build 6:
==> flow/design.v (excerpt) <==
module Pipelined_Processor(
input CLK,
input reset,
output [7:0] imem_addr,
input [15:0] imem_data,
output [7:0] dmem_addr,
output [7:0] dmem_wdata,
output dmem_we,
input [7:0] dmem_rdata,
output [7:0] result 
   );
clock: 12.3 ns
lec_check: 0
cap_margin: 5
core_margin: 2
core_utilization: 71
cts_cluster_size: 37
hold_slack_margin: -0.08
max_routing_layer: met4
setup_slack_margin: -0.82
slew_margin: 20
run.sh (not shown) runs the stock make flow with config.mk's settings and CLKGATE_MAP_FILE=.
No final results exist for build 6, since it was stopped by error ODB-0269 during global routing (5_1_grt).
### build 6 -> build 68
# build 6
export LEC_CHECK = 0
export CAP_MARGIN = 5
export CORE_MARGIN = 2
export CORE_UTILIZATION = 71
export CTS_CLUSTER_SIZE = 37
export HOLD_SLACK_MARGIN = -0.08
export MAX_ROUTING_LAYER = met4
export SETUP_SLACK_MARGIN = -0.82
export SLEW_MARGIN = 20
create_clock -name core_clock -period 12.3 [get_ports {CLK}]
# build 68
export LEC_CHECK = 0
export CAP_MARGIN = 20
export CORE_MARGIN = 2
export CORE_UTILIZATION = 64
export SLEW_MARGIN = 20
export TNS_END_PERCENT = 5
create_clock -name core_clock -period 7.47 [get_ports {CLK}]
[summary]
Build 68 had finished all stages when the layout checks came back failing, citing setup timing.
Floorplan row count delta for build 68 relative to build 6: 2 higher
Compared with build 6, in build 68 starting density of the core shrank by 6.6 points, die size grew by 0.0018 mm².
#### Input delta (build 17 over build 68)
# build 68
export LEC_CHECK = 0
export CAP_MARGIN = 20
export CORE_MARGIN = 2
export CORE_UTILIZATION = 64
export SLEW_MARGIN = 20
export TNS_END_PERCENT = 5
create_clock -name core_clock -period 7.47 [get_ports {CLK}]
# build 17
export LEC_CHECK = 0
export ABC_AREA = 1
export CAP_MARGIN = 20
export CORE_MARGIN = 2
export CORE_UTILIZATION = 58
export CTS_CLUSTER_SIZE = 73
export SLEW_MARGIN = 20
create_clock -name core_clock -period 7.43 [get_ports {CLK}]
## What came out
STATUS run=build 17 STAGES=ALL_DONE FINAL_CHECKS=FAILED CAUSE=setup timing
Summary of build 17 over build 68: design area grew by about 1.8%; setup slack grew by 2.06 ns; cell area power density grew by 13%; area of the chip grew by 0.0016 mm².
Detailed route wirelength on metal3 (build 17 over build 68): decrease, 1900 µm
Higher via count goes to build 68 over build 17.
On area fraction in and, or, nand and nor cells after synthesis: build 17 sits above build 68.
Per the comparison of build 17 with build 68, placed wire-length estimate shrank by 3.9%; worst hold slack has increased.
### build 17 -> build 30
# build 17
export LEC_CHECK = 0
export ABC_AREA = 1
export CAP_MARGIN = 20
export CORE_MARGIN = 2
export CORE_UTILIZATION = 58
export CTS_CLUSTER_SIZE = 73
export SLEW_MARGIN = 20
create_clock -name core_clock -period 7.43 [get_ports {CLK}]
# build 30
export LEC_CHECK = 0
export CAP_MARGIN = 20
export CORE_MARGIN = 2
export CORE_UTILIZATION = 20
export SLEW_MARGIN = 20
create_clock -name core_clock -period 13.2 [get_ports {CLK}]
Findings:
Build 30 | stages: all done | timing, DRC, antenna: all pass
The portion of the post-synthesis area used by sequential elements number comes out higher for build 17 vs build 30.
Min top achievable clock speed across build 17 and build 30: build 30
p0.pc[2]$_DFFE_PP0N_ as the destination of the critical timing path was reported by build 17, and p0.pc[7]$_DFFE_PP0N_ by build 30.
In build 30, fraction of power spent switching nets is lower than in build 17.
Taking build 30 over build 17, the power ratio works out to 0.43.
After detailed routing, build 17 needs less wire than build 30.
Compared to build 17, build 30 leaves more free space in the core.
Per the comparison of build 30 with build 17, via count of the first global-routing pass dropped 727, combinational fraction of design power dropped 12 points, number of clock buffer instances in the layout climbed 1, power in combinational cells dropped about 64%.
Setup changes, build 30 to build 69
# build 30
export LEC_CHECK = 0
export CAP_MARGIN = 20
export CORE_MARGIN = 2
export CORE_UTILIZATION = 20
export SLEW_MARGIN = 20
create_clock -name core_clock -period 13.2 [get_ports {CLK}]
# build 69
export LEC_CHECK = 0
export ABC_AREA = 1
export CAP_MARGIN = 20
export CORE_MARGIN = 2
export CORE_UTILIZATION = 62
export CTS_CLUSTER_SIZE = 95
export PLACE_DENSITY = 0.38
export SLEW_MARGIN = 20
create_clock -name core_clock -period 7.41 [get_ports {CLK}]
--- outcome ---
- Across build 30 and build 69, a clean result was obtained everywhere but in build 69.
- [build 69 vs build 30] via-per-instance ratio: higher in build 69
- Build 69 reports a lower final critical-path setup slack than build 30 does.
- Relative to build 30, clock group share of total power has gone down in build 69.

---

## quartz
Pipelined_Processor again, from the RTL that the note above started with.
export LEC_CHECK = 0
export ABC_AREA = 1
export CAP_MARGIN = 20
export CORE_ASPECT_RATIO = 0.5
export CORE_MARGIN = 9
export CORE_UTILIZATION = 42
export CTS_CLUSTER_DIAMETER = 337
export CTS_CLUSTER_SIZE = 99
export HOLD_SLACK_MARGIN = 0.06
export SETUP_SLACK_MARGIN = -1.33
export SLEW_MARGIN = 20
export TNS_END_PERCENT = 20
create_clock -name core_clock -period 13.5 [get_ports {CLK}]
> inputs changed (quartz -> violet)
--- a/flow/config.mk
+++ b/flow/config.mk
@@ -11,2 +11,2 @@
-export CORE_MARGIN = 9
-export CORE_UTILIZATION = 42
+export CORE_MARGIN = 2
+export CORE_UTILIZATION = 34
@@ -16 +16 @@
-export SETUP_SLACK_MARGIN = -1.33
+export SETUP_SLACK_MARGIN = -0.56
Results
violet vs quartz: critical path depth up slightly
violet vs. quartz: worst voltage drop across the vdd grid went up about 30%; die area higher; number of non-clock buffers up 1.4%; power per unit of standard cell area shows a reduction of about 1.2%.
violet | status: complete | timing, DRC, antenna: pass
Wire length after detailed routing in violet is 1700 um lower than in quartz
[compare] base=quartz new=violet: final total power now sits at about the same level; power consumed by combinational cells now sits at about the same level; fmax now sits higher; clock network contribution to total cell area now sits at about the same level.
The critical path arrival of violet falls short of that of quartz by 0.40 ns.
Slowest library cell on the worst path = o211ai_1: quartz; slowest library cell on the worst path = dfrtp_2: violet
Input changes introduced in sierra (baseline for comparison: violet):
--- a/flow/config.mk
+++ b/flow/config.mk
@@ -10 +9,0 @@
-export CORE_ASPECT_RATIO = 0.5
@@ -12,5 +11 @@
-export CORE_UTILIZATION = 34
-export CTS_CLUSTER_DIAMETER = 337
-export CTS_CLUSTER_SIZE = 99
-export HOLD_SLACK_MARGIN = 0.06
-export SETUP_SLACK_MARGIN = -0.56
+export CORE_UTILIZATION = 62
@@ -18 +12,0 @@
-export TNS_END_PERCENT = 20
==> flow/constraint.sdc <==
create_clock -name core_clock -period 12.1 [get_ports {CLK}]
set_input_delay 2.4200 -clock core_clock [delete_from_list [all_inputs] [get_ports {CLK}]]
set_output_delay 2.4200 -clock core_clock [all_outputs]
set_load 0.01 [all_outputs]
- sierra — first-iteration DRC count 222 higher, violet as reference
- The total wire length after detailed routing in sierra sits about 5.5% above the value recorded for violet.
- The final reports for sierra and violet show layout filler cell count lower in the former.
- In sierra, the HPWL after detailed placement came out about 3% below the value in violet.
- Summary of sierra over violet: cell count now sits lower, total power per unit cell area rose by about 22%.
The following lists how pepper was set up differently from sierra:
--- a/flow/config.mk
+++ b/flow/config.mk
@@ -11 +11,3 @@
-export CORE_UTILIZATION = 62
+export CORE_UTILIZATION = 67
+export CTS_CLUSTER_DIAMETER = 222
+export CTS_CLUSTER_SIZE = 73
==> flow/constraint.sdc <==
create_clock -name core_clock -period 11.2 [get_ports {CLK}]
set_input_delay 2.2400 -clock core_clock [delete_from_list [all_inputs] [get_ports {CLK}]]
set_output_delay 2.2400 -clock core_clock [all_outputs]
set_load 0.01 [all_outputs]
--- outcome ---
sierra → pepper: number of global-route vias before repair rose by about 3%; combinational share of power higher.
Routed length per placed instance (pepper vs. sierra) increases by a few percent
Final checks on pepper, whose flow otherwise completed, came back failing, citing setup timing.
[inputs] ember vs pepper
--- a/flow/config.mk
+++ b/flow/config.mk
@@ -11,2 +11,2 @@
-export CORE_UTILIZATION = 67
-export CTS_CLUSTER_DIAMETER = 222
+export CORE_UTILIZATION = 58
+export CTS_CLUSTER_DIAMETER = 25
@@ -13,0 +14,2 @@
+export PLACE_DENSITY_LB_ADDON = 0.01
+export SETUP_SLACK_MARGIN = 2.14
==> flow/constraint.sdc <==
create_clock -name core_clock -period 7.43 [get_ports {CLK}]
set_input_delay 1.4860 -clock core_clock [delete_from_list [all_inputs] [get_ports {CLK}]]
set_output_delay 1.4860 -clock core_clock [all_outputs]
set_load 0.01 [all_outputs]
Findings:
Of ember and pepper, none finishes clean. Although it ran to completion, pepper produced a layout that fails the final checks because of setup timing. Although it ran to completion, ember produced a layout that fails the final checks because of setup timing. Lower layout-stage area growth over the synthesis result goes to pepper over ember. Number of cells after detailed placement ended up about 9% higher on ember than on pepper. Between pepper and ember, the multi-input combinational cell count does not differ in any meaningful way. Looking at wire length, ember sits above pepper.
--- input diff ember..maple ---
--- a/flow/config.mk
+++ b/flow/config.mk
@@ -11,5 +11,2 @@
-export CORE_UTILIZATION = 58
-export CTS_CLUSTER_DIAMETER = 25
-export CTS_CLUSTER_SIZE = 73
-export PLACE_DENSITY_LB_ADDON = 0.01
-export SETUP_SLACK_MARGIN = 2.14
+export CORE_UTILIZATION = 72
+export CTS_CLUSTER_SIZE = 98
==> flow/constraint.sdc <==
create_clock -name core_clock -period 10.0 [get_ports {CLK}]
set_input_delay 2.0000 -clock core_clock [delete_from_list [all_inputs] [get_ports {CLK}]]
set_output_delay 2.0000 -clock core_clock [all_outputs]
set_load 0.01 [all_outputs]
maple did not finish; the tool stopped in 5_1_grt with error GRT-0116.
maple -> ember: and-or/or-and share of the synthesized area delta 0, exact match
Diff ember..maple | number of instances in the synthesized netlist | unchanged
The die area number comes out lower for maple vs ember.
No activity file was given, so power comes from the tool's default toggle rates.
